## run.sh

```bash
#!/bin/bash
# the make line also repeats each setting of config.mk as NAME=value (left out here)
make -C /OpenROAD-flow-scripts/flow DESIGN_CONFIG=/design/flow/config.mk WORK_HOME=/design/flow/orfs CLKGATE_MAP_FILE= finish
```

## config.mk

```make
export PLATFORM = sky130hd
export DESIGN_NAME = usb_interface_v1_0
export DESIGN_NICKNAME = usb_interface_v1_0
export VERILOG_FILES = /design/flow/design.v
export SDC_FILE = /design/flow/constraint.sdc
export NUM_CORES = 4
export LEC_CHECK = 0
export ABC_AREA = 1
export CAP_MARGIN = 35
export CORE_ASPECT_RATIO = 1.12
export CORE_MARGIN = 2
export CORE_UTILIZATION = 72
export CTS_CLUSTER_DIAMETER = 151
export CTS_CLUSTER_SIZE = 10
export PLACE_DENSITY = 0.4
export SETUP_SLACK_MARGIN = 0.83
export SLEW_MARGIN = 20
```

## constraint.sdc

```tcl
create_clock -name core_clock -period 2.81 [get_ports {m00_axi_aclk}]
set_input_delay 0.5620 -clock core_clock [delete_from_list [all_inputs] [get_ports {m00_axi_aclk}]]
set_output_delay 0.5620 -clock core_clock [all_outputs]
set_load 0.01 [all_outputs]
```

## design.v

```verilog
module fifo # (
	parameter DATA_WIDTH = 32,
	parameter DEPTH = 16,
	parameter LOG2DEPTH = 4
) (
	input clk,
	input reset_n,
	input i_flush,
	input [DATA_WIDTH-1:0] i_data,
	input i_write_enable,
	output o_full,
	output [DATA_WIDTH-1:0] o_data,
	input i_read_enable,
	output o_empty,
	output o_almost_empty
);
	reg [DATA_WIDTH-1:0] ram [0:DEPTH-1];
	reg [LOG2DEPTH-1:0] r_read_addr, r_write_addr;
	reg [LOG2DEPTH:0] r_count;
	wire w_enqueue, w_dequeue;
	assign w_dequeue = i_read_enable & !o_empty;
	assign w_enqueue = i_write_enable & (!o_full | i_read_enable);
	always @(posedge clk or negedge reset_n) begin
		if (!reset_n) begin
			r_write_addr <= 0;
		end else begin
			if (i_flush) begin
				r_write_addr <= 0;
			end else if (w_enqueue) begin
				if (r_write_addr == DEPTH-1) begin
					r_write_addr <= 0;
				end else begin
					r_write_addr <= r_write_addr + 1;
				end
			end
		end
	end
	integer  i;
	always @(posedge clk or negedge reset_n) begin
		if (!reset_n) begin
			for (i = 0; i < DEPTH; i = i + 1) begin
				ram[i] <= 0;
			end
		end else if (w_enqueue) begin
			ram[r_write_addr] <= i_data;
		end
	end
	always @(posedge clk or negedge reset_n) begin
		if (!reset_n) begin
			r_read_addr <= 0;
		end else begin
			if (i_flush) begin
				r_read_addr <= 0;
			end else if (w_dequeue) begin
				if (r_read_addr == DEPTH-1) begin
					r_read_addr <= 0;
				end else begin
					r_read_addr <= r_read_addr + 1;
				end
			end
		end
	end
	always @(posedge clk or negedge reset_n) begin
		if (!reset_n) begin
			r_count <= 0;
		end else begin
			if (i_flush) begin
				r_count <= 0;
			end else begin
				if (!o_full & i_write_enable & !w_dequeue) begin
					r_count <= r_count + 1;
				end else if (w_dequeue & !i_write_enable) begin
					r_count <= r_count - 1;
				end
			end
		end
	end
	assign o_full = (r_count == DEPTH);
	assign o_empty = (r_count == 0);
	assign o_almost_empty = (r_count <= 1);
	assign o_data = ~o_empty ? ram[r_read_addr] : 0;
endmodule
module command_control #(
	parameter RESET_CYCLES = 100
) (
	input wire clk,
	input wire reset_n,
	output wire [(32 - 1):0] o_addr,
	output wire [(32 - 1):0] o_write_data,
	output wire o_write_valid,
	input wire i_write_ready,
	input wire [(32 - 1):0] i_read_data,
	output wire o_read_req,
	input wire i_read_valid,
	input wire [((1 + 4 + 4 + 16) - 1):0] usb_flit_data,
	output wire [(8 - 1):0] o_response,
	input wire usb_rd_n,
	input wire usb_wr_n,
	input wire usb_ce_n,
	output wire usb_isout,
	output wire o_sw_reset_n
);
	wire w_parity;
	wire [4-1:0] w_flit_type;
	wire [4-1:0] w_flit_data_len;
	wire [16-1:0] w_flit_payload;
	assign {w_parity, w_flit_type, w_flit_data_len, w_flit_payload} = usb_flit_data;
	wire w_parity_error;
	assign w_parity_error = ^usb_flit_data != 0;
	reg [(32 - 1):0] r_addr;
	localparam STATE_W = 11;
	localparam STATE_WAIT_B = 0;
	localparam STATE_WAIT = 1 << STATE_WAIT_B;				 
	localparam STATE_READ_ADDR_B = 1;
	localparam STATE_READ_ADDR = 1 << STATE_READ_ADDR_B;	 
	localparam STATE_WAIT_READ_B = 2;
	localparam STATE_WAIT_READ = 1 << STATE_WAIT_READ_B;	 
	localparam STATE_SEND_READY_B = 3;
	localparam STATE_SEND_READY = 1 << STATE_SEND_READY_B;	 
	localparam STATE_SEND_DATA_B = 4;
	localparam STATE_SEND_DATA = 1 << STATE_SEND_DATA_B;	 
	localparam STATE_WRITE_ADDR_B = 5;
	localparam STATE_WRITE_ADDR = 1 << STATE_WRITE_ADDR_B;	 
	localparam STATE_WRITE_UPPER_B = 6;
	localparam STATE_WRITE_UPPER = 1 << STATE_WRITE_UPPER_B; 
	localparam STATE_WRITE_LOWER_B = 7;
	localparam STATE_WRITE_LOWER = 1 << STATE_WRITE_LOWER_B; 
	localparam STATE_SYNC_WRITE_B = 8;
	localparam STATE_SYNC_WRITE = 1 << STATE_SYNC_WRITE_B;	 
	localparam STATE_RESET_B = 9;
	localparam STATE_RESET = 1 << STATE_RESET_B;			 
	localparam STATE_RESPOND_B = 10;
	localparam STATE_RESPOND = 1 << STATE_RESPOND_B;		 
	reg [STATE_W-1:0] r_state;
	reg [(8 - 1):0] r_response;
	reg [16-1:0] r_recv_data_count;
	wire w_read_enable;
	wire w_write_enable;
	reg r_usb_ce_n;
	always @(posedge clk or negedge reset_n) begin
		if (!reset_n) begin
			r_usb_ce_n <= 1'b1;
		end else begin
			r_usb_ce_n <= usb_ce_n;
		end
	end
	assign w_read_enable = r_usb_ce_n == 1'b1 && usb_ce_n == 1'b0 && usb_rd_n == 1'b0;
	assign w_write_enable = r_usb_ce_n == 1'b1 && usb_ce_n == 1'b0 && usb_wr_n == 1'b0;
	reg [4-1:0] r_write_data_len;
	reg [(32 - 1):0] r_write_data;
	reg [16:0] r_write_data_count;
	wire w_write_buf_dequeue;
	reg r_write_buf_enqueue;
	wire w_write_buf_flush;
	wire w_write_buf_empty;
	wire [(32 - 1):0] w_write_buf_data;
	fifo write_buffer (
		.clk(clk),
		.reset_n(reset_n),
		.i_flush(w_write_buf_flush),
		.i_data(r_write_data),
		.i_write_enable(r_write_buf_enqueue),
		.o_full(),
		.o_data(w_write_buf_data),
		.i_read_enable(w_write_buf_dequeue),
		.o_empty(w_write_buf_empty),
		.o_almost_empty()
	);
	assign w_write_buf_dequeue = o_write_valid && i_write_ready;
	assign w_write_buf_flush = r_state[STATE_WAIT_B] && !w_write_buf_empty;
	reg [4-1:0] r_read_data_len;
	reg [16:0] r_read_data_count;
	reg r_read_buf_dequeue;
	wire w_read_buf_enqueue;
	wire w_read_buf_empty;
	wire [(32 - 1):0] w_read_buf_data;
	wire w_read_buf_flush;
	reg r_read_valid;  
	fifo read_buffer (
		.clk(clk),
		.reset_n(reset_n),
		.i_data(i_read_data),
		.i_write_enable(w_read_buf_enqueue),
		.i_flush(w_read_buf_flush),
		.o_full(),
		.o_data(w_read_buf_data),
		.i_read_enable(r_read_buf_dequeue),
		.o_empty(w_read_buf_empty),
		.o_almost_empty()
	);
	always @(posedge clk or negedge reset_n) begin
		if (!reset_n) begin
			r_read_valid <= 0;
		end else begin
			r_read_valid <= i_read_valid;
		end
	end
	assign w_read_buf_enqueue = r_state[STATE_WAIT_READ_B] && i_read_valid && r_read_data_count <= r_read_data_len;
	assign o_read_req = r_state[STATE_WAIT_READ_B] & !r_read_valid;
	assign w_read_buf_flush = r_state[STATE_WAIT_B] && !w_read_buf_empty;
	wire w_state_reset;
	assign w_state_reset = usb_flit_data[(1 + 4 + 4 + 16)-1:8] == 17'h0FF_FF && w_read_enable;
	localparam RESET_COUNT_W = $clog2(RESET_CYCLES);
	reg [RESET_COUNT_W-1:0] r_reset_count;
	always @(posedge clk or negedge reset_n) begin
		if (!reset_n) begin
			r_state <= STATE_WAIT;
			r_recv_data_count <= 0;
			r_write_data <= 0;
			r_read_data_len <= 0;
			r_write_data_len <= 0;
			r_addr <= 0;
			r_write_buf_enqueue <= 0;
			r_response <= 8'hff;
			r_reset_count <= 0;
		end else begin
			r_write_buf_enqueue <= 0;
			if (w_state_reset) begin
				r_state <= STATE_WAIT;
			end else begin
				case (r_state)
					STATE_WAIT: begin
						if (w_write_enable) begin
							if (w_parity_error) begin
								r_response <= 8'h01;
								r_state <= STATE_RESPOND;
							end else begin
								case (w_flit_type)
									4'h0: begin
										r_state <= STATE_READ_ADDR;
										r_read_data_len <= w_flit_data_len;
										r_addr <= {w_flit_payload, 16'h0000};
									end
									4'h2: begin
										r_state <= STATE_WRITE_ADDR;
										r_write_data_len <= w_flit_data_len;
										r_recv_data_count <= 0;
										r_addr <= {w_flit_payload, 16'h0000};
									end
									4'h6: begin
										r_state <= STATE_RESET;
										r_reset_count <= 0;
									end
									default: begin
										r_response <= 8'h02;
										r_state <= STATE_RESPOND;
									end
								endcase
							end
						end
					end
					STATE_READ_ADDR: begin
						if (w_write_enable) begin
							if (w_parity_error) begin
								r_response <= 8'h01;
								r_state <= STATE_RESPOND;
							end else if (w_flit_type == 4'h1) begin
								r_addr[(16 - 1):0] <= w_flit_payload;
								r_state <= STATE_WAIT_READ;
							end else begin
								r_response <= 8'h01;
								r_state <= STATE_RESPOND;
							end
						end
					end
					STATE_WRITE_ADDR: begin
						if (w_write_enable) begin
							if (w_parity_error) begin
								r_response <= 8'h01;
								r_state <= STATE_RESPOND;
							end else if (w_flit_type == 4'h3) begin
								r_addr[(16 - 1):0] <= w_flit_payload;
								r_state <= STATE_WRITE_UPPER;
							end else begin
								r_response <= 8'h02;
								r_state <= STATE_RESPOND;
							end
						end
					end
					STATE_WRITE_UPPER: begin
						if (w_write_enable) begin
							if (w_parity_error) begin
								r_response <= 8'h01;
								r_state <= STATE_RESPOND;
							end else if (w_flit_type == 4'h4) begin
								r_state <= STATE_WRITE_LOWER;
								r_write_data <= {w_flit_payload, 16'h0000};
							end else begin
								r_response <= 8'h02;
								r_state <= STATE_RESPOND;
							end
						end
					end
					STATE_WRITE_LOWER: begin
						if (w_write_enable) begin
							if (w_parity_error) begin
								r_response <= 8'h01;
								r_state <= STATE_RESPOND;
							end else if (w_flit_type == 4'h5) begin
								r_write_data[(16 - 1):0] <= w_flit_payload;
								r_write_buf_enqueue <= 1;
								if (r_recv_data_count == r_write_data_len) begin
									r_state <= STATE_SYNC_WRITE;
								end else begin
									r_recv_data_count <= r_recv_data_count + 1;
									r_state <= STATE_WRITE_UPPER;
								end
							end else begin
								r_response <= 8'h02;
								r_state <= STATE_RESPOND;
							end
						end
					end
					STATE_SYNC_WRITE: begin
						if (w_write_buf_empty && !r_write_buf_enqueue) begin
							r_response <= 8'h00;
							r_state <= STATE_RESPOND;
						end
					end
					STATE_WAIT_READ: begin
						if (r_read_data_count == r_read_data_len + 1) begin
							r_state <= STATE_SEND_READY;
						end
					end
					STATE_SEND_READY: begin
						if (w_read_enable) begin
							r_state <= STATE_SEND_DATA;
						end
					end
					STATE_SEND_DATA: begin
						if (w_read_buf_empty) begin
							r_response <= 8'h00;
							r_state <= STATE_RESPOND;
						end
					end
					STATE_RESET: begin
						if (r_reset_count == RESET_CYCLES) begin
							r_state <= STATE_RESPOND;
							r_response <= 8'h00;
						end else begin
							r_reset_count <= r_reset_count + 1;
						end
					end
					STATE_RESPOND: begin
						if (w_read_enable) begin
							r_state <= STATE_WAIT;
						end
					end
				endcase
			end
		end
	end
	always @(posedge clk or negedge reset_n) begin
		if (!reset_n) begin
			r_read_data_count <= 0;
		end else begin
			if (r_state[STATE_READ_ADDR_B]) begin
				r_read_data_count <= 0;
			end else if (r_state[STATE_WAIT_READ_B] && r_read_data_count <= r_read_data_len) begin
				if (i_read_valid) begin
					r_read_data_count <= r_read_data_count + 1;
				end
			end
		end
	end
	always @(posedge clk or negedge reset_n) begin
		if (!reset_n) begin
			r_write_data_count <= 0;
		end else begin
			if (r_state[STATE_WRITE_ADDR_B]) begin
				r_write_data_count <= 0;
			end else if (w_write_buf_dequeue) begin
				r_write_data_count <= r_write_data_count + 1;
			end
		end
	end
	reg [1:0] r_byte_count;
	always @(posedge clk or negedge reset_n) begin
		if (!reset_n) begin
			r_byte_count <= 0;
			r_read_buf_dequeue <= 0;
		end else begin
			r_read_buf_dequeue <= 0;
			if (r_state[STATE_SEND_DATA_B]) begin
				if (w_read_enable) begin
					if (r_byte_count == 3) begin
						r_byte_count <= 0;
						r_read_buf_dequeue <= 1;
					end else begin
						r_byte_count <= r_byte_count + 1;
					end
				end
			end
		end
	end
	reg [(8 - 1):0] r_response_out;
	reg [1:0] r_isout_pipe;
	always @(posedge clk or negedge reset_n) begin
		if (!reset_n) begin
			r_response_out <= 8'hff;
			r_isout_pipe <= 0;
		end else begin
			r_isout_pipe <= {r_isout_pipe[0], (usb_ce_n == 1'b0 && usb_rd_n == 1'b0)};
			if (w_read_enable) begin
				case (r_state)
					STATE_SEND_READY: begin
						r_response_out <= 8'h03;
					end
					STATE_SEND_DATA: begin
						r_response_out <= w_read_buf_data[r_byte_count * 8 +: 8];
					end
					STATE_RESPOND: begin
						r_response_out <= r_response;
					end
					default: begin
						r_response_out <= 8'hff;
					end
				endcase
			end
		end
	end
	assign o_response = r_response_out;
	assign usb_isout = r_isout_pipe[1];
	assign o_addr = (r_state[STATE_WAIT_READ_B]) ? r_addr + (r_read_data_count * 4) :
					(o_write_valid) ? r_addr + (r_write_data_count * 4) : 0;
	assign o_write_data = w_write_buf_data;
	assign o_write_valid = (r_state[STATE_WRITE_UPPER_B] || r_state[STATE_WRITE_LOWER_B] ||
							r_state[STATE_SYNC_WRITE_B]) && !w_write_buf_empty;
	assign o_sw_reset_n = r_state[STATE_RESET_B] ? 1'b0 : 1'b1;
endmodule
`timescale 1 ns / 1 ps
	module usb_interface_v1_0_M00_AXI #
	(
		parameter  C_M_START_DATA_VALUE	= 32'h00000000,
		parameter  C_M_TARGET_SLAVE_BASE_ADDR	= 32'h00000000,
		parameter integer C_M_AXI_ADDR_WIDTH	= 32,
		parameter integer C_M_AXI_DATA_WIDTH	= 32,
		parameter integer C_M_TRANSACTIONS_NUM	= 4
	)
	(
		input wire [(32 - 1):0] i_addr,
		input wire [(32 - 1):0] i_write_data,
		input wire i_write_valid,
		output wire o_write_ready,
		output wire [(32 - 1):0] o_read_data,
		input wire i_read_req,
		output wire o_read_data_valid,
		input wire  M_AXI_ACLK,
		input wire  M_AXI_ARESETN,
		output wire [C_M_AXI_ADDR_WIDTH-1 : 0] M_AXI_AWADDR,
		output wire [2 : 0] M_AXI_AWPROT,
		output wire  M_AXI_AWVALID,
		input wire  M_AXI_AWREADY,
		output wire [C_M_AXI_DATA_WIDTH-1 : 0] M_AXI_WDATA,
		output wire [C_M_AXI_DATA_WIDTH/8-1 : 0] M_AXI_WSTRB,
		output wire  M_AXI_WVALID,
		input wire  M_AXI_WREADY,
		input wire [1 : 0] M_AXI_BRESP,
		input wire  M_AXI_BVALID,
		output wire  M_AXI_BREADY,
		output wire [C_M_AXI_ADDR_WIDTH-1 : 0] M_AXI_ARADDR,
		output wire [2 : 0] M_AXI_ARPROT,
		output wire  M_AXI_ARVALID,
		input wire  M_AXI_ARREADY,
		input wire [C_M_AXI_DATA_WIDTH-1 : 0] M_AXI_RDATA,
		input wire [1 : 0] M_AXI_RRESP,
		input wire  M_AXI_RVALID,
		output wire  M_AXI_RREADY
	);
	reg r_axi_awvalid, r_axi_wvalid, r_axi_bready;
	reg r_axi_arvalid, r_axi_rready;
	reg [C_M_AXI_ADDR_WIDTH-1 : 0] 	r_axi_awaddr;
	reg [C_M_AXI_DATA_WIDTH-1 : 0] 	r_axi_wdata;
	reg [C_M_AXI_ADDR_WIDTH-1 : 0] 	r_axi_araddr;
	reg [C_M_AXI_DATA_WIDTH-1 : 0] r_read_data;
	reg r_rvalid;
	reg r_read_req, r_read_req_delayed;
	reg r_write_valid, r_write_valid_delayed;
	reg r_axi_awready, r_axi_wready;
	wire w_raise_read_req;
	wire w_raise_write_valid;
	assign w_raise_read_req = r_read_req && ~r_read_req_delayed;
	assign w_raise_write_valid = r_write_valid && ~r_write_valid_delayed;
	assign M_AXI_AWADDR	= C_M_TARGET_SLAVE_BASE_ADDR + r_axi_awaddr;
	assign M_AXI_WDATA	= r_axi_wdata;
	assign M_AXI_AWPROT	= 3'b000;
	assign M_AXI_AWVALID	= r_axi_awvalid;
	assign M_AXI_WVALID	= r_axi_wvalid;
	assign M_AXI_WSTRB	= 4'b1111;
	assign M_AXI_BREADY	= r_axi_bready;
	assign M_AXI_ARADDR	= C_M_TARGET_SLAVE_BASE_ADDR + r_axi_araddr;
	assign M_AXI_ARVALID	= r_axi_arvalid;
	assign M_AXI_ARPROT	= 3'b001;
	assign M_AXI_RREADY = i_read_req;
	assign o_write_ready = r_axi_awready && r_axi_wready;
	assign o_read_data_valid = r_rvalid;
	assign o_read_data = r_read_data;
	always @(posedge M_AXI_ACLK) begin
		if (M_AXI_ARESETN == 0) begin
			r_read_req <= 0;
			r_read_req_delayed <= 0;
			r_write_valid <= 0;
			r_write_valid_delayed <= 0;
		end else begin
			r_read_req <= i_read_req;
			r_read_req_delayed <= r_read_req;
			r_write_valid <= i_write_valid;
			r_write_valid_delayed <= r_write_valid;
		end
	end
	always @(posedge M_AXI_ACLK) begin
		if (M_AXI_ARESETN == 0) begin
			r_axi_awvalid <= 1'b0;
		end else begin
			if (w_raise_write_valid) begin
				r_axi_awvalid <= 1'b1;
			end else if (M_AXI_AWREADY && r_axi_awvalid) begin
				r_axi_awvalid <= 1'b0;
			end
		end
	end
	always @(posedge M_AXI_ACLK) begin
		if (M_AXI_ARESETN == 0) begin
			r_axi_wvalid <= 1'b0;
		end else if (w_raise_write_valid) begin
			r_axi_wvalid <= 1'b1;
 		end else if (M_AXI_WREADY && r_axi_wvalid) begin
			r_axi_wvalid <= 1'b0;
		end
	end
	always @(posedge M_AXI_ACLK) begin
		if (M_AXI_ARESETN == 0) begin
			r_axi_awready <= 1'b0;
			r_axi_wready <= 1'b0;
		end else begin
			if (r_axi_awready && r_axi_wready) begin
				r_axi_awready <= 1'b0;
				r_axi_wready <= 1'b0;
			end else begin
				if (M_AXI_AWREADY) begin
					r_axi_awready <= 1'b1;
				end
				if (M_AXI_WREADY) begin
					r_axi_wready <= 1'b1;
				end
			end
		end
	end
	always @(posedge M_AXI_ACLK) begin
		if (M_AXI_ARESETN == 0) begin
			r_axi_bready <= 1'b0;
		end else if (M_AXI_BVALID && ~r_axi_bready) begin
			r_axi_bready <= 1'b1;
		end else if (r_axi_bready) begin
			r_axi_bready <= 1'b0;
		end
	end
	always @(posedge M_AXI_ACLK) begin
		if (M_AXI_ARESETN == 0) begin
			r_axi_arvalid <= 1'b0;
		end else if (w_raise_read_req) begin
			r_axi_arvalid <= 1'b1;
		end	else if (M_AXI_ARREADY && r_axi_arvalid) begin
				r_axi_arvalid <= 1'b0;
		end
	end
	always @(posedge M_AXI_ACLK) begin
		if (M_AXI_ARESETN == 0) begin
			r_read_data <= 0;
			r_rvalid <= 0;
		end else begin
			r_rvalid <= M_AXI_RVALID;
			if (M_AXI_RVALID) begin
				r_read_data <= M_AXI_RDATA;
			end
		end
	end
	always @(posedge M_AXI_ACLK) begin
		if (M_AXI_ARESETN == 0) begin
			r_axi_awaddr <= 0;
		end else if (w_raise_write_valid) begin
			r_axi_awaddr <= i_addr;
		end
	end
	always @(posedge M_AXI_ACLK) begin
		if (M_AXI_ARESETN == 0) begin
			r_axi_wdata <= C_M_START_DATA_VALUE;
		end else if (w_raise_write_valid) begin
			r_axi_wdata <= i_write_data;
		end
	end
	always @(posedge M_AXI_ACLK) begin
		if (M_AXI_ARESETN == 0) begin
			r_axi_araddr <= 0;
		end else if (w_raise_read_req) begin
			r_axi_araddr <= i_addr;
		end
	end
endmodule
`timescale 1 ns / 1 ps
module usb_interface_v1_0 #
(
	parameter RESET_CYCLES = 100,
	parameter  C_M00_AXI_START_DATA_VALUE	= 32'h00000000,
	parameter  C_M00_AXI_TARGET_SLAVE_BASE_ADDR	= 32'h00000000,
	parameter integer C_M00_AXI_ADDR_WIDTH	= 32,
	parameter integer C_M00_AXI_DATA_WIDTH	= 32,
	parameter integer C_M00_AXI_TRANSACTIONS_NUM	= 4
) (
	input wire [(8 - 1):0] usb_data_in,
	output wire [(8 - 1):0] usb_data_out,
	output wire usb_data_oe,
	input wire [(1 + 4 + 4 + 16)-8-1:0] usb_addr,
	input wire usb_rd_n,
	input wire usb_wr_n,
	input wire usb_ce_n,
	output wire sw_reset_n,
	input wire  m00_axi_aclk,
	input wire  m00_axi_aresetn,
	output wire [C_M00_AXI_ADDR_WIDTH-1 : 0] m00_axi_awaddr,
	output wire [2 : 0] m00_axi_awprot,
	output wire  m00_axi_awvalid,
	input wire  m00_axi_awready,
	output wire [C_M00_AXI_DATA_WIDTH-1 : 0] m00_axi_wdata,
	output wire [C_M00_AXI_DATA_WIDTH/8-1 : 0] m00_axi_wstrb,
	output wire  m00_axi_wvalid,
	input wire  m00_axi_wready,
	input wire [1 : 0] m00_axi_bresp,
	input wire  m00_axi_bvalid,
	output wire  m00_axi_bready,
	output wire [C_M00_AXI_ADDR_WIDTH-1 : 0] m00_axi_araddr,
	output wire [2 : 0] m00_axi_arprot,
	output wire  m00_axi_arvalid,
	input wire  m00_axi_arready,
	input wire [C_M00_AXI_DATA_WIDTH-1 : 0] m00_axi_rdata,
	input wire [1 : 0] m00_axi_rresp,
	input wire  m00_axi_rvalid,
	output wire  m00_axi_rready
);
	wire [(32 - 1):0] w_addr_from_usb;
	wire [(32 - 1):0] w_usb_write_data;
	wire w_usb_write_valid;
	wire w_usb_write_ready;
	wire [(32 - 1):0] w_usb_read_data;
	wire w_usb_read_req;
	wire w_usb_read_valid;
	wire w_is_output;
	wire [(8 - 1):0] w_usb_in_data;
	wire [(8 - 1):0] w_usb_out_data;
	usb_interface_v1_0_M00_AXI # (
		.C_M_START_DATA_VALUE(C_M00_AXI_START_DATA_VALUE),
		.C_M_TARGET_SLAVE_BASE_ADDR(C_M00_AXI_TARGET_SLAVE_BASE_ADDR),
		.C_M_AXI_ADDR_WIDTH(C_M00_AXI_ADDR_WIDTH),
		.C_M_AXI_DATA_WIDTH(C_M00_AXI_DATA_WIDTH),
		.C_M_TRANSACTIONS_NUM(C_M00_AXI_TRANSACTIONS_NUM)
	) usb_interface_v1_0_M00_AXI_inst (
		.i_addr(w_addr_from_usb),
		.i_write_data(w_usb_write_data),
		.i_write_valid(w_usb_write_valid),
		.o_write_ready(w_usb_write_ready),
		.o_read_data(w_usb_read_data),
		.i_read_req(w_usb_read_req),
		.o_read_data_valid(w_usb_read_valid),
		.M_AXI_ACLK(m00_axi_aclk),
		.M_AXI_ARESETN(m00_axi_aresetn),
		.M_AXI_AWADDR(m00_axi_awaddr),
		.M_AXI_AWPROT(m00_axi_awprot),
		.M_AXI_AWVALID(m00_axi_awvalid),
		.M_AXI_AWREADY(m00_axi_awready),
		.M_AXI_WDATA(m00_axi_wdata),
		.M_AXI_WSTRB(m00_axi_wstrb),
		.M_AXI_WVALID(m00_axi_wvalid),
		.M_AXI_WREADY(m00_axi_wready),
		.M_AXI_BRESP(m00_axi_bresp),
		.M_AXI_BVALID(m00_axi_bvalid),
		.M_AXI_BREADY(m00_axi_bready),
		.M_AXI_ARADDR(m00_axi_araddr),
		.M_AXI_ARPROT(m00_axi_arprot),
		.M_AXI_ARVALID(m00_axi_arvalid),
		.M_AXI_ARREADY(m00_axi_arready),
		.M_AXI_RDATA(m00_axi_rdata),
		.M_AXI_RRESP(m00_axi_rresp),
		.M_AXI_RVALID(m00_axi_rvalid),
		.M_AXI_RREADY(m00_axi_rready)
	);
	assign w_usb_in_data = usb_data_in;
	assign usb_data_out = w_usb_out_data;
	assign usb_data_oe = w_is_output;
	command_control #(
		.RESET_CYCLES(RESET_CYCLES)
	) command_control_inst (
		.clk(m00_axi_aclk),
		.reset_n(m00_axi_aresetn),
		.o_addr(w_addr_from_usb),
		.o_write_data(w_usb_write_data),
		.o_write_valid(w_usb_write_valid),
		.i_write_ready(w_usb_write_ready),
		.i_read_data(w_usb_read_data),
		.o_read_req(w_usb_read_req),
		.i_read_valid(w_usb_read_valid),
		.o_sw_reset_n(sw_reset_n),
		.o_response(w_usb_out_data),
		.usb_rd_n(usb_rd_n),
		.usb_wr_n(usb_wr_n),
		.usb_ce_n(usb_ce_n),
		.usb_flit_data({usb_addr, w_usb_in_data}),
		.usb_isout(w_is_output)
	);
endmodule
```

==> flow_summary.toml, run 1 <==
# implementation run metrics
[floorplan]
fp_util_pct = 72.6
die-area_um2 = 89200
core_um2 = 86200
rows = 114
ios = 192
die_y_um = 316
dieWidth_um = 282

[synth]
xor_share_pct = 0.812
netlist_instances = 7655
adder_share_pct = 1.75
ys_sh_aoi_pct = 14.5
top_logic_kind = "simple AND/OR/NAND/NOR gates"
yosysUniqueCellTypes = 64
ys.warnings.count = 4
ys_chip_area_um2 = 62500
synth_area_um2 = 62500
synth_area_leader_cell = "dfrtp_1"
async_flop_share_pct = 89.7
top_cells_by_count = "nand2_1 (2470), dfrtp_1 (1196), o21ai_0 (1074), inv_1 (453), nor2_1 (432)"
mux_share_pct = 0.0640
synth_top_flop_cell = "dfrtp_1"
postSynthSeqShare_pct = 52.9
synth_flops = 1348
edf_count = 0
top_cell_area_share_pct = 47.9
ys_cells = 7655
simple_gate_share_pct = 23.9
most_common_cell = "nand2_1"
topCellsByArea = "dfrtp_1 (48%), nand2_1 (15%), o21ai_0 (8.6%)"
syn-mean-instance-area_um2 = 8.17

[clock_tree]
cts_buffers = 152
cts.sinks = 1348
clockRootBuffer = "clkbuf_16"
cts_buffer_depth = 3
htree_levels = 4

[run_status]
stop_stage = "global routing (5_1_grt)"
error_line = "[ERROR GRT-0116] Global routing finished with congestion. Check the congestion regions in the DRC Viewer."
run_status = "stopped before the end"

[placed_design]
preCtsSetupSlack_ns = -0.264
globalplace.congestion = 0.973
place_area_um2 = 67700
dp_hpwl_um = 130000
numPortBuffers = 177

[grt]
grt_overflow = 11
gr-usage-all-layers_pct = 79.7
## metal layers
metal  track usage (%)  overflow
met1              80.0         0
met4              72.2         8
met5              52.9         0
met2              91.2         3
met3              72.1         0
## through the flow
stage	setup TNS, ns	instances	utilization, %	hold slack, ns
2_1_floorplan	0	7663	-	0.266
3_3_place_gp	-10.32	8829	78.5	0.351
3_5_place_dp	-13.67	8830	78.6	0.341
4_1_cts	0	9321	89.7	0.323
## timing repair
action	CTS
hold buffers	1
gates resized	560
setup buffers	168
pin swaps	145
cloned	63
setup endpoints to repair	1371
endpoints found under the hold margin	50
==> run 2: changes to the inputs <==
Settings changed: ABC_AREA 1 to unset, CAP_MARGIN 35 to 20, CORE_ASPECT_RATIO 1.12 to unset, CTS_CLUSTER_DIAMETER 151 to 378, CTS_CLUSTER_SIZE 10 to 14, HOLD_SLACK_MARGIN set to -0.07, PLACE_DENSITY 0.4 to 0.6, SETUP_SLACK_MARGIN 0.83 to unset, TNS_END_PERCENT set to 60.
Clock period 2.81 ns to 3.05 ns, I/O delays scaled along.
==> flow_summary.toml, run 2 <==
# synthesis and place-and-route metrics
[floorplan]
core_um2 = 85000
die_y_um = 297
die-area_um2 = 88100
ios = 192
rows = 107
dieWidth_um = 297
fp_util_pct = 72.6

[power_and_ir_drop]
p_total_mw = 41.2
p_comb_mw = 6.97
p_clk_mw = 13.4
powerDensity_nw_per_um2 = 553
switching_share_pct = 27.7
power_frac_comb_pct = 16.9
p_leak_nw = 34.6
pwr-share-clk_pct = 32.5
vdd_drop_max_uv = 779
internal_power_mw = 29.8
top_power_group = "registers"
seqPwrFrac_pct = 50.6
p_switching_mw = 11.4
p_seq_mw = 20.8

[finish]
seqCellArea_um2 = 33100
layout.nets = 5625
logic_area_um2 = 29000
utilization_pct = 87.6
syn_to_final_growth_pct = 20.6
nFillCells = 3681

[critical_path]
cp_num_cells = 10
crit_start = "command_control_inst.read_buffer.r_read_addr[1]$_DFFE_PN0P_"
r2r-end = "command_control_inst.r_response_out[3]$_DFFE_PN1P_"
path_delay_family = "AND-OR/OR-AND gates"
worst_setup_path_start_kind = "flip-flop"
cp_common_cell = "buf_4"
reg2regPathDepth = 10
crit_slowest_cell = "o221ai_1"
worstPathArrival_ns = 4.27
worst-setup-path-type = "flip-flop to flip-flop"
cp.required_ns = 3.72
crit_chain = "ha_1 -> and3b_1 -> buf_4 -> a22oi_1 -> o211ai_1 -> o221ai_1 -> a31oi_1 -> a21oi_1 -> buf_4 -> nor2_1"
endpoint_kind = "flip-flop"
slowest_delay_ns = 0.75
r2r_setup_slack_ns = -0.56
crit_path_end = "command_control_inst.r_response_out[3]$_DFFE_PN1P_"
reg2reg_from = "command_control_inst.read_buffer.r_read_addr[1]$_DFFE_PN0P_"
cp_num_buf_inv = 2
critPathMaxFanout = 9

[routing]
drt_pass1_iterations = 7
post-route-drc-count = 0
route.vias.total = 49886
ant_nets = 0
viasPerCell = 7.44
drt_iter0_markers = 6429
drt-total-wl_um = 225000
wl_per_cell_um = 33.6

[synth]
ys_cells = 5125
ys_sh_aoi_pct = 11.6
postSynthSeqShare_pct = 53.5
xor_share_pct = 1.30
top_logic_kind = "multiplexers"
synth_top_flop_cell = "dfrtp_1"
synth_area_um2 = 61700
ys.warnings.count = 4
simple_gate_share_pct = 7.92
syn-mean-instance-area_um2 = 12.0
topCellsByArea = "dfrtp_1 (48%), mux2_2 (20%), dfxtp_1 (4.5%)"
top_cell_area_share_pct = 48.5
edf_count = 0
ys_chip_area_um2 = 61700
most_common_cell = "dfrtp_1"
yosysUniqueCellTypes = 92
top_cells_by_count = "dfrtp_1 (1196), mux2_2 (1073), clkbuf_1 (301), a22oi_1 (254), nand2_1 (231)"
synth_flops = 1348
netlist_instances = 5125
synth_area_leader_cell = "dfrtp_1"
mux_share_pct = 20.6
adder_share_pct = 1.77
async_flop_share_pct = 89.7

[grt]
grt_pass1_vias = 46866
grt_overflow = 0
gr-usage-all-layers_pct = 42.4
grt_max_degree = 143
grt_pass1_wl_um = 286000
antenna_found_initial = 8

[sta]
grt_setup_unrepaired = "yes"
setup_violations = 523
maxSlewHeadroom_pct = 39.6
hold_viol = 0
finalCritPeriodShare_pct = 118
tightest_slew_ns = 0.904
setup_ws_ns = -0.555
max_freq_mhz = 277
setup_tns_ns = -80.21
clock_skew_ns = 0.0376
period_minus_slack_ns = 3.61
final_max_slew_viol_count = 0

[clock_tree]
path_clk_slew_ns = 0.08
clock.latency.late_pin_ns = 0.74
cts_buffers = 106
cts_buffer_depth = 3
cts.sinks = 1348
clockRootBuffer = "clkbuf_16"
tritoncts = "done"
htree_levels = 3

[flow_run]
warning_count = 79
maxCapViolCount = 0

[hold_path]
whs_endpoint = "command_control_inst.r_isout_pipe[1]$_DFF_PN0_"
min_from = "command_control_inst.r_isout_pipe[0]$_DFF_PN0_"
hold_depth = 0
holdCritPathClass = "flip-flop to flip-flop"

[run_status]
violatedChecks = "setup timing"
run_status = "failed layout checks"

[placed_design]
globalplace.congestion = 0.951
dp_hpwl_um = 120000
numPortBuffers = 177
run 2: what timing repair did:
action | CTS | global route
cloned | 4 | 47
resized | 95 | 496
pin swaps | 14 | 20
setup buffers | 18 | 32
hold buffers | 1 | 0
hold endpoints to repair | 3 | 0
endpoints found under the setup margin | 243 | 1001
run 2: area by class of cell:
type,count,share of cell area (%)
Antenna cell,6,0.0202
Clock buffer,192,4.05
Clock inverter,5,0.106
Inverter,73,0.371
Multi-Input combinational cell,3279,38.9
Sequential cell,1348,44.4
Tap cell,1144,1.92
Timing Repair Buffer,661,10.2
run 2: metrics by stage:
| step | hold slack [ns] | cells | setup WS [ns] | cell area, um^2 |
|---|---|---|---|---|
| 4_1_cts | 0.362 | 6627 | -0.171 | 71200 |
| 6_report | 0.362 | 6708 | -0.555 | 74400 |
| 2_1_floorplan | 0.314 | 5133 | -0.179 | 61900 |
| 3_5_place_dp | 0.345 | 6408 | -0.836 | 67400 |
| 3_3_place_gp | 0.337 | 6408 | -0.802 | 67400 |
| 5_1_grt | 0.366 | 6702 | -0.555 | 74400 |
run 2: layer usage:
| metal | vias up | global-route usage, % | share of wire [%] |
|---|---|---|---|
| li1 | 19614 | - | - |
| met1 | 24660 | 54.7 | 33 |
| met2 | 4001 | 67.3 | 43 |
| met3 | 1603 | 7.21 | 13 |
| met4 | 8 | 27.1 | 11 |
| met5 | - | 0 | 0.052 |
==> run 3: changes to the inputs <==
Settings changed: ABC_AREA set to 0, CAP_MARGIN 20 to 35, CELL_PAD_IN_SITES_GLOBAL_PLACEMENT set to 1, CORE_ASPECT_RATIO set to 0.9, CORE_UTILIZATION 72 to 23, CTS_CLUSTER_DIAMETER 378 to 170, CTS_CLUSTER_SIZE 14 to unset, GPL_ROUTABILITY_DRIVEN set to 0, GPL_TIMING_DRIVEN set to 0, HOLD_SLACK_MARGIN -0.07 to unset, MAX_ROUTING_LAYER set to met4, MIN_ROUTING_LAYER set to met2, PLACE_DENSITY 0.6 to unset, SETUP_SLACK_MARGIN set to 0.01, TNS_END_PERCENT 60 to 80.
Clock period 3.05 ns to 3.94 ns, I/O delays scaled along.
==> flow_summary.toml, run 3 <==
# synthesis and place-and-route metrics
[run_status]
run_status = "failed layout checks"
violatedChecks = "setup timing"

[clock_tree]
cts_buffers = 154
cts.sinks = 1348
tritoncts = "done"
cts_buffer_depth = 4
path_clk_slew_ns = 0.06
clockRootBuffer = "clkbuf_16"
htree_levels = 4
clock.latency.late_pin_ns = 0.90

[placed_design]
dp_hpwl_um = 171000
place_inst = 8975
place_area_um2 = 69700
numPortBuffers = 176

[hold_path]
hold_depth = 0
min_from = "command_control_inst.r_isout_pipe[0]$_DFF_PN0_"
holdCritPathClass = "flip-flop to flip-flop"
whs_endpoint = "command_control_inst.r_isout_pipe[1]$_DFF_PN0_"

[floorplan]
ios = 192
dieWidth_um = 550
die-area_um2 = 273000
rows = 180
fp_util_pct = 23.1
core_um2 = 267000
die_y_um = 496

[synth]
netlist_instances = 5125
top_cell_area_share_pct = 48.5
ys_sh_aoi_pct = 11.6
mux_share_pct = 20.6
adder_share_pct = 1.77
ys_chip_area_um2 = 61700
synth_area_um2 = 61700
xor_share_pct = 1.30
async_flop_share_pct = 89.7
top_cells_by_count = "dfrtp_1 (1196), mux2_2 (1073), clkbuf_1 (301), a22oi_1 (254), nand2_1 (231)"
yosysUniqueCellTypes = 92
ys.warnings.count = 4
synth_top_flop_cell = "dfrtp_1"
postSynthSeqShare_pct = 53.5
topCellsByArea = "dfrtp_1 (48%), mux2_2 (20%), dfxtp_1 (4.5%)"
ys_cells = 5125
syn-mean-instance-area_um2 = 12.0
simple_gate_share_pct = 7.92
edf_count = 0
top_logic_kind = "multiplexers"
most_common_cell = "dfrtp_1"
synth_flops = 1348
synth_area_leader_cell = "dfrtp_1"

[routing]
drt_iter0_markers = 14195
wl_per_cell_um = 28.6
route.vias.total = 64238
ant_nets = 0
drt-total-wl_um = 266000
post-route-drc-count = 0
drt_pass1_iterations = 15
viasPerCell = 6.90

[sta]
period_minus_slack_ns = 4.02
grt_setup_unrepaired = "yes"
setup_ws_ns = -0.0783
clock_skew_ns = 0.0920
hold_slack_ns = 0.350
max_freq_mhz = 249
setup_violations = 4
maxSlewHeadroom_pct = 25.8
final_max_slew_viol_count = 0
hold_viol = 0
finalCritPeriodShare_pct = 102
tightest_slew_ns = 1.11

[power_and_ir_drop]
vdd_drop_max_uv = 309
p_seq_mw = 15.9
p_leak_nw = 34.0
seqPwrFrac_pct = 45.6
pwr-share-clk_pct = 42.3
p_comb_mw = 4.20
p_switching_mw = 9.76
top_power_group = "registers"
power_frac_comb_pct = 12.1
powerDensity_nw_per_um2 = 461
switching_share_pct = 28.0
internal_power_mw = 25.0
p_clk_mw = 14.7

[grt]
antenna_found_initial = 0
grt_pass1_wl_um = 374000
gr-usage-all-layers_pct = 30.3
grt_max_degree = 151
grt_overflow = 0
grt_pass1_vias = 70818

[critical_path]
reg2regPathDepth = 11
endpoint_kind = "flip-flop"
crit_chain = "inv_1 -> ha_1 -> and3_2 -> clkbuf_4 -> clkdlybuf4s15_2 -> a22oi_1 -> nand3_1 -> o22ai_1 -> o211ai_1 -> a31oi_4 -> nor2_1"
reg2reg_from = "command_control_inst.read_buffer.r_read_addr[0]$_DFFE_PN0P_"
cp.required_ns = 4.68
worstPathArrival_ns = 4.76
worst_setup_path_start_kind = "flip-flop"
crit_start = "command_control_inst.read_buffer.r_read_addr[0]$_DFFE_PN0P_"
r2r_setup_slack_ns = -0.08
critPathMaxFanout = 10
cp_num_buf_inv = 3
path_delay_family = "buffers and inverters"
slowest_delay_ns = 0.64
r2r-end = "command_control_inst.r_response_out[7]$_DFFE_PN1P_"
worst-setup-path-type = "flip-flop to flip-flop"
crit_path_end = "command_control_inst.r_response_out[7]$_DFFE_PN1P_"
cp_num_cells = 11
crit_slowest_cell = "clkdlybuf4s15_2"

[finish]
final_area_um2 = 75400
utilization_pct = 28.2
nFillCells = 27638
layout.nets = 5742
stdcell_count = 9308
syn_to_final_growth_pct = 22.2

[flow_run]
warning_count = 88
maxCapViolCount = 0
==> run 3: area by class of cell <==
cell class | instances | area (um^2) | share of cell area [%]
Timing Repair Buffer | 324 | 3700 | 4.91
Antenna cell | 57 | 143 | 0.189
Tap cell | 3549 | 4440 | 5.89
Clock inverter | 44 | 420 | 0.557
Buffer | 406 | 1940 | 2.57
Sequential cell | 1348 | 33100 | 43.8
Multi-Input combinational cell | 3279 | 27000 | 35.8
Clock buffer | 228 | 4420 | 5.86
Inverter | 73 | 278 | 0.368
==> run 3: metrics by stage <==
step                      total power, mW  TNS [ns]  setup WS, ns
after floorplan                      18.3         0         0.308
after global placement               19.6         -        -54.58
after detailed placement             19.9   -324.07         -1.48
after CTS                            34.2  -0.00620      -0.00620
after global routing                 35.8    -0.240        -0.148
final                                34.8    -0.125       -0.0783
==> run 3: routing by layer <==
layer	global-route usage [%]	vias up	routed length [um]
met1	-	21340	0
met4	9.56	0	30800
met5	-	-	0
li1	-	19697	-
met3	39.1	2700	116000
met2	33.1	20501	119000
==> run 3: repair_timing <==
action / in CTS / in global routing
hold buffers: 2 / 0
pin swaps: 2 / 7
hold endpoints to repair: 75 / 0
gates cloned: 0 / 2
resized: 121 / 133
setup buffers: 0 / 10
endpoints found under the setup margin: 912 / 1060
==> run 4: changes to the inputs <==
Settings changed: ABC_AREA 0 to unset, CAP_MARGIN 35 to 20, CELL_PAD_IN_SITES_GLOBAL_PLACEMENT 1 to unset, CORE_ASPECT_RATIO 0.9 to unset, CORE_UTILIZATION 23 to 66, CTS_CLUSTER_DIAMETER 170 to 41, GPL_ROUTABILITY_DRIVEN 0 to unset, GPL_TIMING_DRIVEN 0 to unset, HOLD_SLACK_MARGIN set to -0.09, MAX_ROUTING_LAYER met4 to unset, MIN_ROUTING_LAYER met2 to unset, SETUP_SLACK_MARGIN 0.01 to 1.95, TNS_END_PERCENT 80 to 5.
Clock period 3.94 ns to 7.06 ns, I/O delays scaled along.
==> flow_summary.toml, run 4 <==
# synthesis and place-and-route metrics
[grt]
gr-usage-all-layers_pct = 37.9
grt_max_degree = 167
grt_pass1_vias = 43798
grt_overflow = 0
antenna_found_initial = 1
grt_pass1_wl_um = 273000

[sta]
tightest_slew_ns = 1.26
grt_setup_unrepaired = "no"
setup_ws_ns = 2.25
period_minus_slack_ns = 4.81
maxSlewHeadroom_pct = 15.7
max_freq_mhz = 208
clock_skew_ns = 0.0236
setup_violations = 0
final_max_slew_viol_count = 0
hold_viol = 0
finalCritPeriodShare_pct = 68.2
setup_tns_ns = 0

[power_and_ir_drop]
seqPwrFrac_pct = 45.4
p_total_mw = 19.5
p_switching_mw = 4.89
internal_power_mw = 14.6
p_clk_mw = 8.67
switching_share_pct = 25.1
p_leak_nw = 32.7
power_frac_comb_pct = 10.1
powerDensity_nw_per_um2 = 278
p_comb_mw = 1.97
p_seq_mw = 8.86
top_power_group = "registers"
vdd_drop_max_uv = 236
pwr-share-clk_pct = 44.4

[critical_path]
cp_num_cells = 10
critPathMaxFanout = 21
slowest_delay_ns = 0.89
worst-setup-path-type = "input port to flip-flop"
crit_chain = "clkdlybuf4s50_1 -> ha_1 -> xnor2_1 -> xnor2_1 -> xnor3_1 -> xor2_1 -> nor3b_2 -> buf_4 -> and4_1 -> mux2_2"
worst_setup_path_start_kind = "input port"
cp.required_ns = 7.70
r2r-end = "command_control_inst.read_buffer.r_count[4]$_DFFE_PN0P_"
crit_start = "usb_addr[3]"
crit_slowest_cell = "clkdlybuf4s50_1"
crit_path_end = "command_control_inst.r_read_data_len[3]$_DFFE_PN0P_"
endpoint_kind = "flip-flop"
path_delay_family = "buffers and inverters"
r2r_setup_slack_ns = 2.49
cp_common_cell = "xnor2_1"
reg2reg_from = "command_control_inst.r_read_data_count[1]$_DFFE_PN0P_"
worstPathArrival_ns = 5.45
cp_num_buf_inv = 2
reg2regPathDepth = 13

[synth]
ys_chip_area_um2 = 61700
yosysUniqueCellTypes = 92
top_cells_by_count = "dfrtp_1 (1196), mux2_2 (1073), clkbuf_1 (301), a22oi_1 (254), nand2_1 (231)"
async_flop_share_pct = 89.7
topCellsByArea = "dfrtp_1 (48%), mux2_2 (20%), dfxtp_1 (4.5%)"
synth_flops = 1348
adder_share_pct = 1.77
netlist_instances = 5125
edf_count = 0
top_logic_kind = "multiplexers"
most_common_cell = "dfrtp_1"
syn-mean-instance-area_um2 = 12.0
simple_gate_share_pct = 7.92
ys_sh_aoi_pct = 11.6
ys.warnings.count = 4
xor_share_pct = 1.30
postSynthSeqShare_pct = 53.5
synth_area_um2 = 61700
ys_cells = 5125
synth_area_leader_cell = "dfrtp_1"
top_cell_area_share_pct = 48.5
mux_share_pct = 20.6
synth_top_flop_cell = "dfrtp_1"

[clock_tree]
clock.latency.late_pin_ns = 0.77
path_clk_slew_ns = 0.05
cts.repair.resized = 0
clockRootBuffer = "clkbuf_16"
cts_buffer_depth = 3
tritoncts = "done"
htree_levels = 4
cts_buffers = 160
cts.sinks = 1348
cts_setup_buffers = 0
cts_hold_buf = 0

[finish]
nFillCells = 6318
syn_to_final_growth_pct = 13.5
layout.nets = 5298
utilization_pct = 75.3
stdcell_count = 6537

[hold_path]
whs_endpoint = "command_control_inst.r_isout_pipe[1]$_DFF_PN0_"
hold_depth = 0
min_from = "command_control_inst.r_isout_pipe[0]$_DFF_PN0_"
holdCritPathClass = "flip-flop to flip-flop"

[routing]
post-route-drc-count = 0
ant_nets = 0
drt_iter0_markers = 4461
highest_layer = "met4"
viasPerCell = 6.74
m1WireLength_um = 72800
drt-total-wl_um = 180000
routed-wl-met3_um = 13100
wl_per_cell_um = 27.6
wl_met2_um = 85700
route.vias.total = 44067
drt_pass1_iterations = 7

[placed_design]
dp_hpwl_um = 104000
preCtsSetupSlack_ns = 1.44
globalplace.congestion = 0.887
numPortBuffers = 177
place_inst = 6232

[flow_run]
maxCapViolCount = 0
warning_count = 70

[floorplan]
core_um2 = 93000
dieWidth_um = 310
die-area_um2 = 96000
fp_util_pct = 66.4
rows = 112
ios = 192
die_y_um = 310

[run_status]
run_status = "no timing/DRC/antenna violations"
run 4: routing by layer:
| layer | vias up | global-route usage, % |
|---|---|---|
| met1 | 22699 | 50.4 |
| met4 | 0 | 17.9 |
| met3 | 483 | 6.36 |
| met2 | 1892 | 61.2 |
| met5 | - | 0 |
| li1 | 18993 | - |
run 4: layout make-up:
class                      count  area (um^2)  area share, %
antenna                        2         5.00        0.00714
clock buffer                 213         4510           6.43
clock inverter                88         1140           1.63
inverter                      73          277          0.394
multi-input combinational   3279        26900           38.4
sequential                  1348        33100           47.2
tap                         1254         1570           2.24
timing repair buffer         280         2650           3.77
run 4: stage by stage:
step	area [um^2]	hold slack (ns)
floorplan	61800	0.331
global placement	64400	0.335
CTS	70000	0.351
global route	70100	0.359
finish	70100	0.351
detailed placement	64400	0.339
==> run 5: changes to the inputs <==
Settings changed: CORE_UTILIZATION 66 to 55, CTS_CLUSTER_DIAMETER 41 to unset, HOLD_SLACK_MARGIN -0.09 to unset, SETUP_SLACK_MARGIN 1.95 to unset, TNS_END_PERCENT 5 to unset.
Clock period 7.06 ns to 4.65 ns, I/O delays scaled along.
==> flow_summary.toml, run 5 <==
# synthesis and place-and-route metrics
[routing]
viasPerCell = 6.43
wl_met2_um = 86800
route.vias.total = 43864
routed-wl-met3_um = 11400
drt_iter0_markers = 3562
wl_per_cell_um = 27.8
highest_layer = "met4"
ant_nets = 0
m1WireLength_um = 84400
drt_pass1_iterations = 6
drt-total-wl_um = 190000
post-route-drc-count = 0

[critical_path]
slowest_delay_ns = 0.82
r2r-end = "command_control_inst.r_response_out[2]$_DFFE_PN1P_"
path_delay_family = "AND-OR/OR-AND gates"
crit_start = "command_control_inst.read_buffer.r_read_addr[0]$_DFFE_PN0P_"
endpoint_kind = "flip-flop"
critPathMaxFanout = 16
reg2regPathDepth = 10
cp.required_ns = 5.34
cp_num_cells = 10
crit_path_end = "command_control_inst.r_response_out[2]$_DFFE_PN1P_"
crit_slowest_cell = "ha_1"
r2r_setup_slack_ns = 0.77
crit_chain = "inv_1 -> ha_1 -> nor3b_2 -> buf_4 -> a22oi_1 -> nand3_1 -> nor3_1 -> o311a_1 -> a311oi_1 -> o22a_1"
worstPathArrival_ns = 4.57
worst_setup_path_start_kind = "flip-flop"
cp_num_buf_inv = 2
worst-setup-path-type = "flip-flop to flip-flop"
reg2reg_from = "command_control_inst.read_buffer.r_read_addr[0]$_DFFE_PN0P_"

[synth]
ys_cells = 5125
top_cell_area_share_pct = 48.5
topCellsByArea = "dfrtp_1 (48%), mux2_2 (20%), dfxtp_1 (4.5%)"
yosysUniqueCellTypes = 92
synth_top_flop_cell = "dfrtp_1"
xor_share_pct = 1.30
ys_sh_aoi_pct = 11.6
synth_area_um2 = 61700
syn-mean-instance-area_um2 = 12.0
synth_area_leader_cell = "dfrtp_1"
async_flop_share_pct = 89.7
top_cells_by_count = "dfrtp_1 (1196), mux2_2 (1073), clkbuf_1 (301), a22oi_1 (254), nand2_1 (231)"
most_common_cell = "dfrtp_1"
netlist_instances = 5125
ys.warnings.count = 4
simple_gate_share_pct = 7.92
mux_share_pct = 20.6
edf_count = 0
top_logic_kind = "multiplexers"
postSynthSeqShare_pct = 53.5
ys_chip_area_um2 = 61700
adder_share_pct = 1.77
synth_flops = 1348

[grt]
grt_max_degree = 175
gr-usage-all-layers_pct = 32.9
antenna_found_initial = 2
grt_pass1_wl_um = 286000
grt_pass1_vias = 43438
grt_overflow = 0

[floorplan]
fp_util_pct = 55.6
die_y_um = 339
die-area_um2 = 115000
ios = 192
dieWidth_um = 339
core_um2 = 111000
rows = 122

[clock_tree]
path_clk_slew_ns = 0.06
clock.latency.late_pin_ns = 0.76
htree_levels = 4
clockRootBuffer = "clkbuf_16"
tritoncts = "done"
cts_buffer_depth = 3
cts_buffers = 145
cts_hold_buf = 0
cts.repair.resized = 0
cts_setup_buffers = 0
cts.sinks = 1348

[power_and_ir_drop]
p_leak_nw = 32.9
p_seq_mw = 13.4
seqPwrFrac_pct = 47.4
p_switching_mw = 7.09
top_power_group = "registers"
p_clk_mw = 11.9
vdd_drop_max_uv = 429
p_comb_mw = 3.04
switching_share_pct = 25.0
internal_power_mw = 21.2
power_frac_comb_pct = 10.7
pwr-share-clk_pct = 41.8
powerDensity_nw_per_um2 = 402

[sta]
hold_slack_ns = 0.0819
hold_viol = 0
period_minus_slack_ns = 3.88
max_freq_mhz = 257
clock_skew_ns = 0.0257
grt_setup_unrepaired = "no"
maxSlewHeadroom_pct = 29.4
setup_violations = 0
setup_tns_ns = 0
tightest_slew_ns = 1.06
setup_ws_ns = 0.766
finalCritPeriodShare_pct = 83.5
final_max_slew_viol_count = 0

[placed_design]
dp_hpwl_um = 118000
place_inst = 6551
preCtsSetupSlack_ns = 0.293
globalplace.congestion = 0.897
numPortBuffers = 177

[finish]
layout.nets = 5366
stdcell_count = 6822
syn_to_final_growth_pct = 14.2

[flow_run]
warning_count = 66
maxCapViolCount = 0

[hold_path]
holdCritPathClass = "input port to async pin"

[run_status]
run_status = "no timing/DRC/antenna violations"
==> run 5: area by class of cell <==
type / instances / area [um^2]
fillers: 8901 / 40400
flip-flops and latches: 1348 / 33100
multi-input cells: 3279 / 26900
clock buffers: 233 / 4530
repair buffers: 363 / 3490
well taps: 1488 / 1860
clock inverters: 37 / 419
inverters: 73 / 277
diodes: 1 / 2.50
==> run 5: layer usage <==
| layer | up-vias | track usage (%) |
|---|---|---|
| li1 | 19088 | - |
| met1 | 22914 | 47.0 |
| met2 | 1509 | 51.1 |
| met3 | 353 | 4.61 |
| met4 | 0 | 12.1 |
| met5 | - | 0 |
==> run 5: through the flow <==
stage | total power, mW | area, um^2 | util [%]
final | 28.3 | 70500 | 63.6
after global routing | 29.4 | 70500 | 63.6
after CTS | 28.5 | 70500 | 63.6
after detailed placement | 16.7 | 65600 | 59.1
after global placement | 16.6 | 65600 | 59.1
after floorplan | 15.5 | 61800 | -
==> run 6: changes to the inputs <==
Settings changed: CORE_UTILIZATION 55 to 59, SETUP_SLACK_MARGIN set to 2.06.
Clock period 4.65 ns to 7.5 ns, I/O delays scaled along.
==> flow_summary.toml, run 6 <==
# synthesis and place-and-route metrics
[clock_tree]
cts_setup_buffers = 0
path_clk_slew_ns = 0.06
cts.repair.resized = 0
tritoncts = "done"
cts.sinks = 1348
cts_buffers = 142
cts_hold_buf = 0
clock.latency.late_pin_ns = 0.77
htree_levels = 4
cts_buffer_depth = 3
clockRootBuffer = "clkbuf_16"

[sta]
maxSlewHeadroom_pct = 25.8
clock_skew_ns = 0.0220
finalCritPeriodShare_pct = 63.9
max_freq_mhz = 209
tightest_slew_ns = 1.11
setup_violations = 0
hold_viol = 0
final_max_slew_viol_count = 0
period_minus_slack_ns = 4.79
grt_setup_unrepaired = "no"
setup_tns_ns = 0

[floorplan]
core_um2 = 104000
die-area_um2 = 107000
ios = 192
dieWidth_um = 327
die_y_um = 327
fp_util_pct = 59.6
rows = 118

[placed_design]
place_inst = 6371
numPortBuffers = 177
globalplace.congestion = 0.877
dp_hpwl_um = 108000

[power_and_ir_drop]
internal_power_mw = 12.8
pwr-share-clk_pct = 40.8
vdd_drop_max_uv = 202
seqPwrFrac_pct = 48.5
p_seq_mw = 8.33
powerDensity_nw_per_um2 = 247
power_frac_comb_pct = 10.7
p_leak_nw = 32.3
top_power_group = "registers"
p_switching_mw = 4.32
p_comb_mw = 1.83
switching_share_pct = 25.2
p_total_mw = 17.2
p_clk_mw = 7.00

[grt]
antenna_found_initial = 2
grt_pass1_vias = 43003
gr-usage-all-layers_pct = 34.8
grt_max_degree = 187
grt_pass1_wl_um = 281000
grt_overflow = 0

[synth]
ys_sh_aoi_pct = 11.6
top_cell_area_share_pct = 48.5
adder_share_pct = 1.77
topCellsByArea = "dfrtp_1 (48%), mux2_2 (20%), dfxtp_1 (4.5%)"
ys_chip_area_um2 = 61700
async_flop_share_pct = 89.7
synth_top_flop_cell = "dfrtp_1"
netlist_instances = 5125
most_common_cell = "dfrtp_1"
ys_cells = 5125
edf_count = 0
postSynthSeqShare_pct = 53.5
top_logic_kind = "multiplexers"
synth_area_leader_cell = "dfrtp_1"
xor_share_pct = 1.30
ys.warnings.count = 4
yosysUniqueCellTypes = 92
mux_share_pct = 20.6
top_cells_by_count = "dfrtp_1 (1196), mux2_2 (1073), clkbuf_1 (301), a22oi_1 (254), nand2_1 (231)"
synth_flops = 1348
synth_area_um2 = 61700
syn-mean-instance-area_um2 = 12.0
simple_gate_share_pct = 7.92

[critical_path]
cp_num_cells = 10
cp_num_buf_inv = 1
worst-setup-path-type = "input port to flip-flop"
worstPathArrival_ns = 5.46
cp.required_ns = 8.17
slowest_delay_ns = 0.81
reg2reg_from = "command_control_inst.read_buffer.r_count[0]$_DFFE_PN0P_"
crit_path_end = "command_control_inst.r_addr[27]$_DFFE_PN0P_"
critPathMaxFanout = 25
crit_start = "usb_addr[2]"
reg2regPathDepth = 8
r2r_setup_slack_ns = 2.77
path_delay_family = "XOR/XNOR gates"
crit_slowest_cell = "nand2_1"
worst_setup_path_start_kind = "input port"
crit_chain = "clkdlybuf4s50_1 -> ha_1 -> xnor2_1 -> xnor2_1 -> xnor3_1 -> xor2_1 -> o21bai_1 -> nand2_1 -> nand2_1 -> o21ai_0"
endpoint_kind = "flip-flop"
r2r-end = "command_control_inst.r_read_data_len[0]$_DFFE_PN0P_"

[flow_run]
maxCapViolCount = 0
warning_count = 70

[routing]
drt_iter0_markers = 4119
ant_nets = 0
wl_per_cell_um = 28.0
route.vias.total = 43603
post-route-drc-count = 0
drt-total-wl_um = 186000
viasPerCell = 6.57
drt_pass1_iterations = 7

[finish]
syn_to_final_growth_pct = 12.3
layout.nets = 5293
stdcell_count = 6641

[hold_path]
min_from = "command_control_inst.r_isout_pipe[0]$_DFF_PN0_"
whs_endpoint = "command_control_inst.r_isout_pipe[1]$_DFF_PN0_"
hold_depth = 0
holdCritPathClass = "flip-flop to flip-flop"

[run_status]
run_status = "no timing/DRC/antenna violations"
==> run 6: per-stage QoR <==
stage | setup WS [ns] | utilization, % | hold WS [ns] | cell area (um^2)
3_5_place_dp | 2.02 | 62.4 | 0.342 | 64700
6_report | 2.71 | 66.9 | 0.353 | 69300
2_1_floorplan | 3.36 | - | 0.331 | 61800
5_1_grt | 2.46 | 66.9 | 0.364 | 69300
4_1_cts | 2.81 | 66.8 | 0.355 | 69300
3_3_place_gp | 2.05 | 62.4 | 0.336 | 64700
==> run 6: layer usage <==
metal  track usage (%)  share of wire [%]  up-vias
li1                  -                  -    18957
met1              49.4                 43    22654
met2              54.4                 46     1620
met3              6.03                7.2      372
met4              11.7                3.3        0
met5                 0                  0        -
==> run 6: cell type report <==
cell class,count,area [um^2]
antenna,4,10.0
clock buffer,228,4230
clock inverter,36,383
fill,7993,34300
inverter,73,277
multi-input combinational,3279,26900
sequential,1348,33100
tap,1380,1730
timing repair buffer,293,2760
==> run 7: changes to the inputs <==
Settings changed: ABC_AREA set to 1, CAP_MARGIN 20 to 10, CELL_PAD_IN_SITES_DETAIL_PLACEMENT set to 1, CELL_PAD_IN_SITES_GLOBAL_PLACEMENT set to 3, CORE_MARGIN 2 to 10, CORE_UTILIZATION 59 to 61, GPL_ROUTABILITY_DRIVEN set to 0, GPL_TIMING_DRIVEN set to 0, MAX_ROUTING_LAYER set to met4, MIN_ROUTING_LAYER set to met2, PLACE_DENSITY set to 0.53, SETUP_SLACK_MARGIN 2.06 to unset, TNS_END_PERCENT set to 50.
Clock period 7.5 ns to 10.0 ns, I/O delays scaled along.
==> flow_summary.toml, run 7 <==
# implementation run metrics
[synth]
ys.warnings.count = 4
synth_area_leader_cell = "dfrtp_1"
syn-mean-instance-area_um2 = 8.17
simple_gate_share_pct = 23.9
synth_flops = 1348
async_flop_share_pct = 89.7
ys_chip_area_um2 = 62500
top_logic_kind = "simple AND/OR/NAND/NOR gates"
netlist_instances = 7655
postSynthSeqShare_pct = 52.9
adder_share_pct = 1.75
mux_share_pct = 0.0640
xor_share_pct = 0.812
ys_sh_aoi_pct = 14.5
topCellsByArea = "dfrtp_1 (48%), nand2_1 (15%), o21ai_0 (8.6%)"
yosysUniqueCellTypes = 64
top_cell_area_share_pct = 47.9
synth_top_flop_cell = "dfrtp_1"
most_common_cell = "nand2_1"
edf_count = 0
ys_cells = 7655
top_cells_by_count = "nand2_1 (2470), dfrtp_1 (1196), o21ai_0 (1074), inv_1 (453), nor2_1 (432)"
synth_area_um2 = 62500

[run_status]
run_status = "stopped before the end"
error_line = "[ERROR GPL-0301] Utilization 135.395 % exceeds 100%."
stop_stage = "global placement without I/O (3_1_place_gp_skip_io)"

[floorplan]
die-area_um2 = 116000
dieWidth_um = 340
fp_util_pct = 61.5
core_um2 = 102000
die_y_um = 340
rows = 117
==> run 8: changes to the inputs <==
Settings changed: ABC_AREA 1 to unset, CAP_MARGIN 10 to 20, CELL_PAD_IN_SITES_DETAIL_PLACEMENT 1 to unset, CELL_PAD_IN_SITES_GLOBAL_PLACEMENT 3 to unset, CORE_MARGIN 10 to 2, CORE_UTILIZATION 61 to 65, GPL_ROUTABILITY_DRIVEN 0 to unset, GPL_TIMING_DRIVEN 0 to unset, HOLD_SLACK_MARGIN set to -0.09, MAX_ROUTING_LAYER met4 to unset, MIN_ROUTING_LAYER met2 to unset, PLACE_DENSITY 0.53 to unset, SETUP_SLACK_MARGIN set to 1.15, TNS_END_PERCENT 50 to unset.
Clock period 10.0 ns to 7.5 ns, I/O delays scaled along.
==> flow_summary.toml, run 8 <==
# synthesis and place-and-route metrics
[synth]
ys_chip_area_um2 = 61700
ys_sh_aoi_pct = 11.6
ys.warnings.count = 4
syn-mean-instance-area_um2 = 12.0
top_logic_kind = "multiplexers"
yosysUniqueCellTypes = 92
top_cell_area_share_pct = 48.5
edf_count = 0
adder_share_pct = 1.77
most_common_cell = "dfrtp_1"
netlist_instances = 5125
simple_gate_share_pct = 7.92
synth_area_leader_cell = "dfrtp_1"
synth_flops = 1348
async_flop_share_pct = 89.7
synth_top_flop_cell = "dfrtp_1"
postSynthSeqShare_pct = 53.5
ys_cells = 5125
mux_share_pct = 20.6
synth_area_um2 = 61700
top_cells_by_count = "dfrtp_1 (1196), mux2_2 (1073), clkbuf_1 (301), a22oi_1 (254), nand2_1 (231)"
topCellsByArea = "dfrtp_1 (48%), mux2_2 (20%), dfxtp_1 (4.5%)"
xor_share_pct = 1.30

[placed_design]
numPortBuffers = 177
place_area_um2 = 64400
globalplace.congestion = 0.904
dp_hpwl_um = 104000

[power_and_ir_drop]
p_leak_nw = 32.4
switching_share_pct = 24.8
power_frac_comb_pct = 10.6
top_power_group = "registers"
p_seq_mw = 8.34
p_switching_mw = 4.31
internal_power_mw = 13.1
vdd_drop_max_uv = 234
p_comb_mw = 1.84
p_clk_mw = 7.20
seqPwrFrac_pct = 48.0
powerDensity_nw_per_um2 = 251
pwr-share-clk_pct = 41.4

[floorplan]
die-area_um2 = 97500
ios = 192
core_um2 = 94600
die_y_um = 312
rows = 113
dieWidth_um = 312
fp_util_pct = 65.3

[critical_path]
cp.required_ns = 8.12
reg2regPathDepth = 8
path_delay_family = "simple AND/OR/NAND/NOR gates"
slowest_delay_ns = 0.97
critPathMaxFanout = 21
crit_slowest_cell = "nor3b_2"
worst-setup-path-type = "input port to flip-flop"
worstPathArrival_ns = 6.01
reg2reg_from = "command_control_inst.read_buffer.r_count[0]$_DFFE_PN0P_"
r2r-end = "command_control_inst.r_read_data_len[0]$_DFFE_PN0P_"
cp_common_cell = "xnor2_1"
crit_chain = "clkdlybuf4s50_1 -> ha_1 -> xnor2_1 -> xnor2_1 -> xnor3_1 -> xor2_1 -> nor3b_2 -> and4_1 -> mux2_2"
crit_start = "usb_addr[3]"
worst_setup_path_start_kind = "input port"
endpoint_kind = "flip-flop"
cp_num_cells = 9
cp_num_buf_inv = 1
r2r_setup_slack_ns = 2.71
crit_path_end = "command_control_inst.r_read_data_len[0]$_DFFE_PN0P_"

[clock_tree]
clock.latency.late_pin_ns = 0.76
cts.sinks = 1348
tritoncts = "done"
cts_setup_buffers = 0
cts_buffers = 141
cts_buffer_depth = 3
htree_levels = 4
path_clk_slew_ns = 0.06
cts_hold_buf = 0
cts.repair.resized = 0
clockRootBuffer = "clkbuf_16"

[finish]
layout.nets = 5283
utilization_pct = 73.2
final_area_um2 = 69300
syn_to_final_growth_pct = 12.2

[routing]
wl_per_cell_um = 28.1
drt_pass1_iterations = 6
drt-total-wl_um = 183000
viasPerCell = 6.77
post-route-drc-count = 0
ant_nets = 0
route.vias.total = 44083
drt_iter0_markers = 4483

[flow_run]
maxCapViolCount = 0
warning_count = 64

[sta]
setup_tns_ns = 0
setup_violations = 0
max_freq_mhz = 186
clock_skew_ns = 0.0326
grt_setup_unrepaired = "no"
finalCritPeriodShare_pct = 71.8
tightest_slew_ns = 1.21
maxSlewHeadroom_pct = 19.2
hold_slack_ns = 0.347
final_max_slew_viol_count = 0
period_minus_slack_ns = 5.38
hold_viol = 0

[hold_path]
whs_endpoint = "command_control_inst.r_isout_pipe[1]$_DFF_PN0_"
min_from = "command_control_inst.r_isout_pipe[0]$_DFF_PN0_"
holdCritPathClass = "flip-flop to flip-flop"
hold_depth = 0

[run_status]
run_status = "no timing/DRC/antenna violations"

[grt]
gr-usage-all-layers_pct = 37.6
grt_overflow = 0
grt_pass1_wl_um = 278000
antenna_found_initial = 3
grt_pass1_vias = 43908
grt_max_degree = 181
==> run 8: area by class of cell <==
cell class                 instances  area, um^2
inverter                          73         277
antenna                            2        5.00
timing repair buffer             284        2650
multi-input combinational       3279       26900
clock buffer                     212        4280
clock inverter                    45         505
tap                             1265        1580
fill                            6552       25300
sequential                      1348       33100
==> run 8: through the flow <==
step / std cells / power, mW / setup WS [ns]
2_1_floorplan: 5133 / 9.60 / 3.36
3_3_place_gp: 6248 / 10.2 / 1.52
3_5_place_dp: 6248 / 10.3 / 1.50
4_1_cts: 6505 / 17.4 / 2.25
5_1_grt: 6506 / 18.0 / 2.07
6_report: 6508 / 17.4 / 2.12
==> run 8: per-layer routing <==
metal / part of all wire (%) / track usage, % / routed length [um]
met4: 4.8 / 17.0 / 8770
met3: 7.1 / 5.95 / 13000
met2: 48 / 60.8 / 87400
met5: 0.0060 / 0 / 11
met1: 40 / 50.3 / 73600
No activity file was given, so power comes from the tool's default toggle rates.
